// ALU
module ALU(
    input logic CLK,
    input logic RST,
    input logic ACT,
    input logic[3:0]  OP,
    input logic[1:0]  MOVI,
    input logic[31:0] REG_A,
    input logic[31:0] REG_B,
    input logic[31:0] MEM,
    input logic[31:0] IMM,
    output logic[31:0] DATA,
    output logic       RDY,
    output logic       VLD
);
    typedef enum logic [1:0] {
        INIT,
        FIRST_STAGE,
        MUL_FIRST_STAGE,
        MUL_SECOND_STAGE
    } state_type;
    state_type state_curr;
    state_type state_next;
    logic[31:0] operand_A;
    logic[31:0] operand_B;
    logic[31:0] norm_res;
    logic[31:0] norm_reg;
    logic[63:0] mult_res;
    logic       mult_req;
    always_comb begin
        case (state_curr)
            INIT:
                if (ACT) begin
                    if (mult_req)
                        state_next = MUL_FIRST_STAGE;
                    else
                        state_next = FIRST_STAGE;
                end else
                     state_next = INIT;
            FIRST_STAGE:      state_next = INIT;
            MUL_FIRST_STAGE:  state_next = MUL_SECOND_STAGE;
            MUL_SECOND_STAGE: state_next = INIT;
        endcase
    end
    always_ff @(posedge CLK) begin
        if (RST) begin
            state_curr  <= INIT;
        end else begin
            state_curr <= state_next;
            if (state_next == MUL_FIRST_STAGE)
                mult_res <= operand_A * operand_B;
            if (state_next == FIRST_STAGE)
                norm_reg <= norm_res;
        end
    end
    always_comb begin
  ...
Size: about 5,200 cells after synthesis, about 98 flip-flops, about 170 I/O pins, roughly 44,000 sq um of cells after synthesis.
make LEC_CHECK=0 ABC_AREA=0 CAP_MARGIN=20 CORE_ASPECT_RATIO=1.02 CORE_MARGIN=2 CORE_UTILIZATION=40 CTS_CLUSTER_DIAMETER=82 GPL_TIMING_DRIVEN=0 MAX_ROUTING_LAYER=met4 PLACE_DENSITY_LB_ADDON=0.15 SETUP_SLACK_MARGIN=1.04 SLEW_MARGIN=40 TNS_END_PERCENT=40 finish   # period 8.32 ns
run.sh (not shown) runs the stock make flow with config.mk's settings and CLKGATE_MAP_FILE=.
The first run produced a layout that fails on negative setup slack.
Next try:
- ABC_AREA: 0 -> unset
- CORE_ASPECT_RATIO: 1.02 -> unset
- CORE_UTILIZATION: 40 -> 24
- CTS_CLUSTER_DIAMETER: 82 -> unset
- GPL_TIMING_DRIVEN: 0 -> unset
- MAX_ROUTING_LAYER: met4 -> unset
- PLACE_DENSITY_LB_ADDON: 0.15 -> unset
- SETUP_SLACK_MARGIN: 1.04 -> unset
- SLEW_MARGIN: 40 -> 20
- TNS_END_PERCENT: 40 -> unset
- clock period: 8.32 -> 16.3 ns (I/O delays scaled with it)
The new run went through all stages and came out clean.
Routed wire length is lower by about 20%.
Non-clock buffer count drops by 444.
Final cell count grows by 7.2%.
Utilization goes down by 24 points.

---

## run A
Starting RTL as in the previous note.
clock: 5.71 ns
lec_check: 0
cap_margin: 20
core_margin: 2
core_utilization: 60
cts_cluster_size: 84
max_routing_layer: met4
setup_slack_margin: 1.67
slew_margin: 20
Layout checks on run A: not met. Flow itself completed; violations: setup timing.
Input changes introduced in run B (baseline for comparison: run A):
- CTS_CLUSTER_SIZE changed from 84 to 89
- CORE_UTILIZATION changed from 60 to 65
- SETUP_SLACK_MARGIN removed (was 1.67)
- HOLD_SLACK_MARGIN newly set to -0.1
- the clock period (ns, I/O delays scaled along) changed from 5.71 to 8.26
==> comparison <==
- Tool error GRT-0116 stopped run B during global routing; no final results.
- Sequential cell area fraction in the yosys report: run A vs run B identical
- [compare] base=run A new=run B: last weighted congestion value of the routability-driven placer grew by 1.1%, area fraction in and, or, nand and nor cells barely changed.
- When the final numbers for run A and run B were put side by side, the chip height turned out to be greater in run A.
- Area of the core is higher on run A
- In the reports for run A and run B, the smaller number of cells upsized or downsized after cts belongs to run B.
- Relative to run A, the cell count after placement of run B is lower by 253.
- Going from run A to run B, die area -0.0057 mm^2; H-tree level count flat; detailed placer's ending HPWL higher; synthesized area barely changed.
What run C does differently from run B at the input level:
- a deleted HOLD_SLACK_MARGIN that had been -0.1
- a deleted CTS_CLUSTER_SIZE that had been 89
- a change of CORE_UTILIZATION from 65 to 60
## What came out
- The layout from run C, despite a flow that completed every stage, fails the layout checks, with the failing checks listed as setup timing.
- Against run B as the reference, run C delivers a higher die span in y.
- On area share of and-or/or-and cells after synthesis, run C tracks run B almost exactly.
- For die area, dividing the value from run B by the value from run C gives 0.924.
- As far as TritonCTS buffer count goes, run B and run C are indistinguishable; the numbers are identical.
- NOTE: core area in run C exceeds that of run B
- | yosys-reported design area after synthesis | run B vs run C | ≈ equal |
diff inputs: run C => run D
- MAX_ROUTING_LAYER: met4 -> unset
- CORE_UTILIZATION: 60 -> 40
- the clock period (ns, I/O delays scaled along): 8.26 -> 10.5
--- outcome ---
Run D: no failed stages, no open violations at the end
Summary of run D over run C: number of iterations in the first detailed-routing pass went down 1; number of buffers other than clock buffers in the final layout has decreased; post-route cell area now sits lower; area growth from synthesis to layout went down; total length of routed met3 wires went down.
Comparing run C and run D, the higher slew at the pin with the worst max-slew slack is on run C.
Cell type of the slowest stage on the worst timing path: sky130_fd_sc_hd__fa_1 -> run D, sky130_fd_sc_hd__a21oi_1 -> run C
Fraction of standard cell area in multi-input logic was lower in the run labelled run C.
In the flow results for run C and run D, the setup total negative slack is larger on run D.

---

Setup of v34:
ALU again, from the RTL that the note above started with.
## ALU
module ALU(
    input logic CLK,
    input logic RST,
    input logic ACT,
    input logic[3:0]  OP,
    input logic[1:0]  MOVI,
    input logic[31:0] REG_A,
    input logic[31:0] REG_B,
    input logic[31:0] MEM,
    input logic[31:0] IMM,
    output logic[31:0] DATA,
    output logic       RDY,
    output logic       VLD
);
clock: 10.5 ns
lec_check: 0
abc_area: 1
cap_margin: 20
core_margin: 2
core_utilization: 58
cts_cluster_diameter: 153
cts_cluster_size: 30
place_density: 0.43
slew_margin: 20
tns_end_percent: 5
Both conditions hold for v34: the flow ran to the end and the final layout passed the timing, DRC and antenna checks.
Here is what was changed in the inputs of v11 compared with v34.
- TNS_END_PERCENT: 5 -> unset
- CTS_CLUSTER_DIAMETER: 153 -> unset
- PLACE_DENSITY: 0.43 -> unset
- CORE_UTILIZATION: 58 -> 40
- CORE_ASPECT_RATIO: unset -> 0.94
- ABC_AREA: 1 -> unset
- GPL_TIMING_DRIVEN: unset -> 0
- CELL_PAD_IN_SITES_DETAIL_PLACEMENT: unset -> 1
- CTS_CLUSTER_SIZE: 30 -> unset
==> results <==
In v11 the implementation completed, yet the final layout does not meet the checks, the culprit being negative setup slack.
Between v34 and v11, the post-synth net total is higher for v34.
v11: maximum frequency from static timing analysis 4.0 MHz below v34
Where wire length is concerned, v34 is better than v11.
[inputs] v36 vs v11
- setting CTS_CLUSTER_DIAMETER to 230 for the first time
- removing CELL_PAD_IN_SITES_DETAIL_PLACEMENT (formerly 1)
- setting SETUP_SLACK_MARGIN to 3.09 for the first time
- setting ABC_AREA to 1 for the first time
- setting CELL_PAD_IN_SITES_GLOBAL_PLACEMENT to 3 for the first time
- removing GPL_TIMING_DRIVEN (formerly 0)
- setting TNS_END_PERCENT to 70 for the first time
- setting CTS_CLUSTER_SIZE to 60 for the first time
- changing CORE_UTILIZATION from 40 to 58
- changing CORE_ASPECT_RATIO from 0.94 to 0.67
Findings:
- v36 got as far as 3_1_place_gp_skip_io, where a tool error ended the run.
- On v36: height of the chip is about 27% lower than what v11 gave.
- In v36 relative to v11, total standard cell area after synthesis had gone up by a little under 10%.
- Relative to v11, the average size of a mapped cell measured on v36 has decreased by more than 10%.
Changes in v10 relative to v36:
- CTS_CLUSTER_SIZE no longer set, was 60
- ABC_AREA no longer set, was 1
- CORE_UTILIZATION now 40, was 58
- CORE_ASPECT_RATIO no longer set, was 0.67
- CTS_CLUSTER_DIAMETER now 135, was 230
- CELL_PAD_IN_SITES_GLOBAL_PLACEMENT no longer set, was 3
## What came out
v10: PASS, flow complete, no timing, DRC or antenna violations. Against v36, mean cell area of the mapped netlist in v10 rose by more than 10%. Re adder-cell area share of the yosys netlist: v10 is 4.1 points up on v36. In the reports for v36 and v10, the larger sequential-to-total area share from yosys stat belongs to v10. Of v36 and v10, the lower area reported by Yosys stat belongs to v10. In the tables for v36 and v10, die height reads higher with v10. Per the comparison of v10 with v36, netlist area before placement went down 7.8%; width of the die decreased 19 microns; count of instantiated cells in the yosys netlist decreased 1380.

---

## job 4495
The RTL this note starts from:
==> flow/design.v <==
module ALU(
    input logic CLK,
    input logic RST,
    input logic ACT,
    input logic[3:0]  OP,
    input logic[1:0]  MOVI,
    input logic[31:0] REG_A,
    input logic[31:0] REG_B,
    input logic[31:0] MEM,
    input logic[31:0] IMM,
    output logic[31:0] DATA,
    output logic       RDY,
    output logic       VLD
);
    typedef enum logic [1:0] {
        INIT,
        FIRST_STAGE,
        MUL_FIRST_STAGE,
        MUL_SECOND_STAGE
    } state_type;
    state_type state_curr;
    state_type state_next;
    logic[31:0] operand_A;
    logic[31:0] operand_B;
    logic[31:0] norm_res;
    logic[31:0] norm_reg;
    logic[63:0] mult_res;
    logic       mult_req;
    always_comb begin
        case (state_curr)
            INIT:
                if (ACT) begin
                    if (mult_req)
                        state_next = MUL_FIRST_STAGE;
                    else
                        state_next = FIRST_STAGE;
                end else
                     state_next = INIT;
            FIRST_STAGE:      state_next = INIT;
            MUL_FIRST_STAGE:  state_next = MUL_SECOND_STAGE;
            MUL_SECOND_STAGE: state_next = INIT;
        endcase
    end
    always_ff @(posedge CLK) begin
        if (RST) begin
            state_curr  <= INIT;
        end else begin
            state_curr <= state_next;
            if (state_next == MUL_FIRST_STAGE)
                mult_res <= operand_A * operand_B;
            if (state_next == FIRST_STAGE)
                norm_reg <= norm_res;
        end
    end
    always_comb begin
        case (state_curr)
            INIT:             DATA = 32'b0;
            FIRST_STAGE:      DATA = norm_reg;
            MUL_FIRST_STAGE:  DATA = mult_res[31:0];
            MUL_SECOND_STAGE: DATA = mult_res[63:32];
        endcase
    end
    assign operand_A = REG_A;
    assign VLD = (state_curr != INIT) & ~RST;
    assign RDY = state_curr == INIT;
    always_comb begin
        case (MOVI)
            2'b00:   operand_B = REG_B;
            2'b01:   operand_B = MEM;
            2'b10:   operand_B = IMM;
            default: operand_B = '0;
        endcase
    end
    always_comb begin
        norm_res = 32'b0;
        mult_req = 0;
        if (RDY) begin
            case (OP)
                4'b0000: norm_res = operand_A + operand_B;             
                4'b0001: norm_res = operand_A - operand_B;             
                4'b0010: mult_req = 1;                                 
                4'b0011: norm_res = {1'b0, operand_B[31:1]};           
                4'b0100: norm_res = {operand_B[30:0], 1'b0};           
                4'b0101: norm_res = {operand_B[0], operand_B[31:1]};   
                4'b0110: norm_res = {operand_B[30:0], operand_B[31]};  
                4'b0111: norm_res = ~operand_B;                        
                4'b1000: norm_res = operand_A & operand_B;             
                4'b1001: norm_res = operand_A | operand_B;             
                4'b1010: norm_res = operand_A ^ operand_B;             
                4'b1011: norm_res = ~(operand_A & operand_B);          
                4'b1100: norm_res = ~(operand_A | operand_B);          
                4'b1101: norm_res = ~(operand_A ^ operand_B);          
                4'b1110: norm_res = operand_B + 1;                     
                4'b1111: norm_res = operand_B - 1;                     
            endcase
        end
    end
endmodule
clock: 3.56 ns
lec_check: 0
abc_area: 0
cap_margin: 5
core_margin: 2
core_utilization: 70
cts_cluster_diameter: 397
setup_slack_margin: -0.34
slew_margin: 20
Job 4495 failed in global routing with GRT-0116.
### job 4495 -> job 3068
Settings: CORE_UTILIZATION changed from 70 to 40; CTS_CLUSTER_DIAMETER removed (was 397); CAP_MARGIN changed from 5 to 20; ABC_AREA removed (was 0); SETUP_SLACK_MARGIN removed (was -0.34); the clock period (ns, I/O delays scaled along) changed from 3.56 to 10.3.
[summary]
Job 3068 did not stop at any stage, and its layout met the timing, DRC and antenna checks. Core utilization before placement in job 3068 vs job 4495: down 31 points. Compared with job 4495, in job 3068 chip area grew by about 70%, routability congestion estimate fell 8.5%.
Modified inputs, job 4001 compared to job 3068
Settings: CORE_UTILIZATION changed from 40 to 72; CTS_CLUSTER_DIAMETER newly set to 392; CTS_CLUSTER_SIZE newly set to 98; ABC_AREA newly set to 0; the clock period (ns, I/O delays scaled along) changed from 10.3 to 5.92.
[summary]
Job 4001 terminated abnormally: global routing reported GRT-0116. Half-perimeter wire length after detailed placement: job 4001 worse than job 3068. Relative to job 3068, job 4001 improves area of the die. As far as number of nets in the synthesized netlist goes, job 4001 and job 3068 are indistinguishable; the numbers are identical. Compared with job 3068, die height in job 4001 decreased by more than a quarter. Fraction of the mapped netlist area in adder cells delta (job 3068 -> job 4001): insignificant. Job 4001 vs job 3068 — buffer count from post-CTS setup fixing rose 57. From job 3068 to job 4001, number of hold-repair buffers added at the cts stage did not move at all.
Here is what was changed in the inputs of job 4519 compared with job 4001.
Settings: CTS_CLUSTER_DIAMETER now 287, was 392; TNS_END_PERCENT now 5, previously not set; CTS_CLUSTER_SIZE no longer set, was 98; ABC_AREA no longer set, was 0; PLACE_DENSITY now 0.35, previously not set; CORE_UTILIZATION now 64, was 72; the clock period (ns, I/O delays scaled along) now 9.11, was 5.92.
==> comparison <==
- No crash in job 4519: every stage finished, but the layout fails its final checks due to negative setup slack.
- ~same share of synthesized registers carrying an async set or reset in job 4001 and job 4519
- What job 4519 reported for post-CTS setup buffer count has to be multiplied by 2.3 to get the figure for job 4001.
- Delta (job 4519 minus job 4001): placeable core area shows an increase of 7200 µm², row count shows an increase of 5.6%, die area shows an increase of about 12%, synthesis-stage register bit count shows no meaningful change.

---

Setup of run 1:
// ALU: RTL as listed in full above, without the edits since
export LEC_CHECK = 0
export ABC_AREA = 1
export CAP_MARGIN = 5
export CORE_MARGIN = 2
export CORE_UTILIZATION = 70
export SETUP_SLACK_MARGIN = 0.28
export SLEW_MARGIN = 20
create_clock -name core_clock -period 3.56 [get_ports {CLK}]
Tool error GRT-0116 stopped run 1 during 5_1_grt; no final results.
Edits applied to the flow inputs when going from run 1 to run 2:
Settings: changing SETUP_SLACK_MARGIN from 0.28 to 0.72; changing CAP_MARGIN from 5 to 20; removing ABC_AREA (formerly 1); changing CORE_UTILIZATION from 70 to 57; changing the clock period (ns, I/O delays scaled along) from 3.56 to 6.13.
Findings:
When run 2 is measured against run 1, its setup fix buffers added after clock tree synthesis turns out 22 lower.
Diff run 1 -> run 2 | chip area | increase of 13%
Compared with run 1, standard cell area after detailed placement in run 2 decreased by a few percent.
Run 2: all stages done; final checks FAILED (setup timing).
Routability congestion estimate: run 2 and run 1 compared, lower one is run 2
Note that the mean instance size in the synthesized netlist recorded for run 1 amounts to 0.856 times the value seen in run 2.
## Diff of input files: run 3 against run 2
Settings: putting CTS_CLUSTER_SIZE at 13 where nothing was set; swapping 57 for 40 in CORE_UTILIZATION; putting TNS_END_PERCENT at 40 where nothing was set; swapping 0.72 for -0.93 in SETUP_SLACK_MARGIN; swapping 6.13 for 10.5 in the clock period (ns, I/O delays scaled along).
- Finished, but not clean: run 3, with setup timing.
- Final cell count without fillers | run 3 below run 2
- The lower tightest slew margin relative to the limit of run 2 and run 3 is in run 2.
- Looking at pin slew with the least headroom to its limit, run 3 sits below run 2.
- Looking at number of iterations in the first detailed-routing pass, run 3 sits 2 below run 2.
- Placement row count: run 3 vs run 2 up about 20%
- On worst hold slack, run 3 does worse than run 2.
- When the final numbers for run 2 and run 3 were put side by side, the post-detailed-routing wire length turned out to be smaller in run 3.
--- input diff run 3..run 4 ---
Settings: PLACE_DENSITY: unset -> 0.43; CTS_CLUSTER_DIAMETER: unset -> 153; ABC_AREA: unset -> 1; SETUP_SLACK_MARGIN: -0.93 -> unset; CORE_ASPECT_RATIO: unset -> 1.76; CORE_UTILIZATION: 40 -> 58; TNS_END_PERCENT: 40 -> 5; CTS_CLUSTER_SIZE: 13 -> 98.
Results
Diff run 3 and run 4: number of buffers outside the clock class in the layout higher in run 3
Run 4 went all the way through the flow, and no timing, DRC or antenna check failed.
Going from run 3 to run 4, global-route usage over all layers grows by 18 points.
The run showing the smaller yosys-reported design area after synthesis is run 3.
--- input diff run 4..run 5 ---
Settings: a deleted PLACE_DENSITY that had been 0.43; an added SETUP_SLACK_MARGIN of -0.95; a change of CTS_CLUSTER_DIAMETER from 153 to 384; a change of CORE_UTILIZATION from 58 to 40; a deleted CORE_ASPECT_RATIO that had been 1.76; a change of CTS_CLUSTER_SIZE from 98 to 30; a deleted TNS_END_PERCENT that had been 5.
## What came out
Final-layout worst hold slack, run 4 and run 5: smaller value in run 5. Any difference in layout sequential cell count between run 5 and run 4 is small enough to ignore. Wire length of the first global-routing pass, run 4 and run 5, higher one = run 4. Diff run 4 -> run 5 | number of clock buffers in the layout | increase of 3.
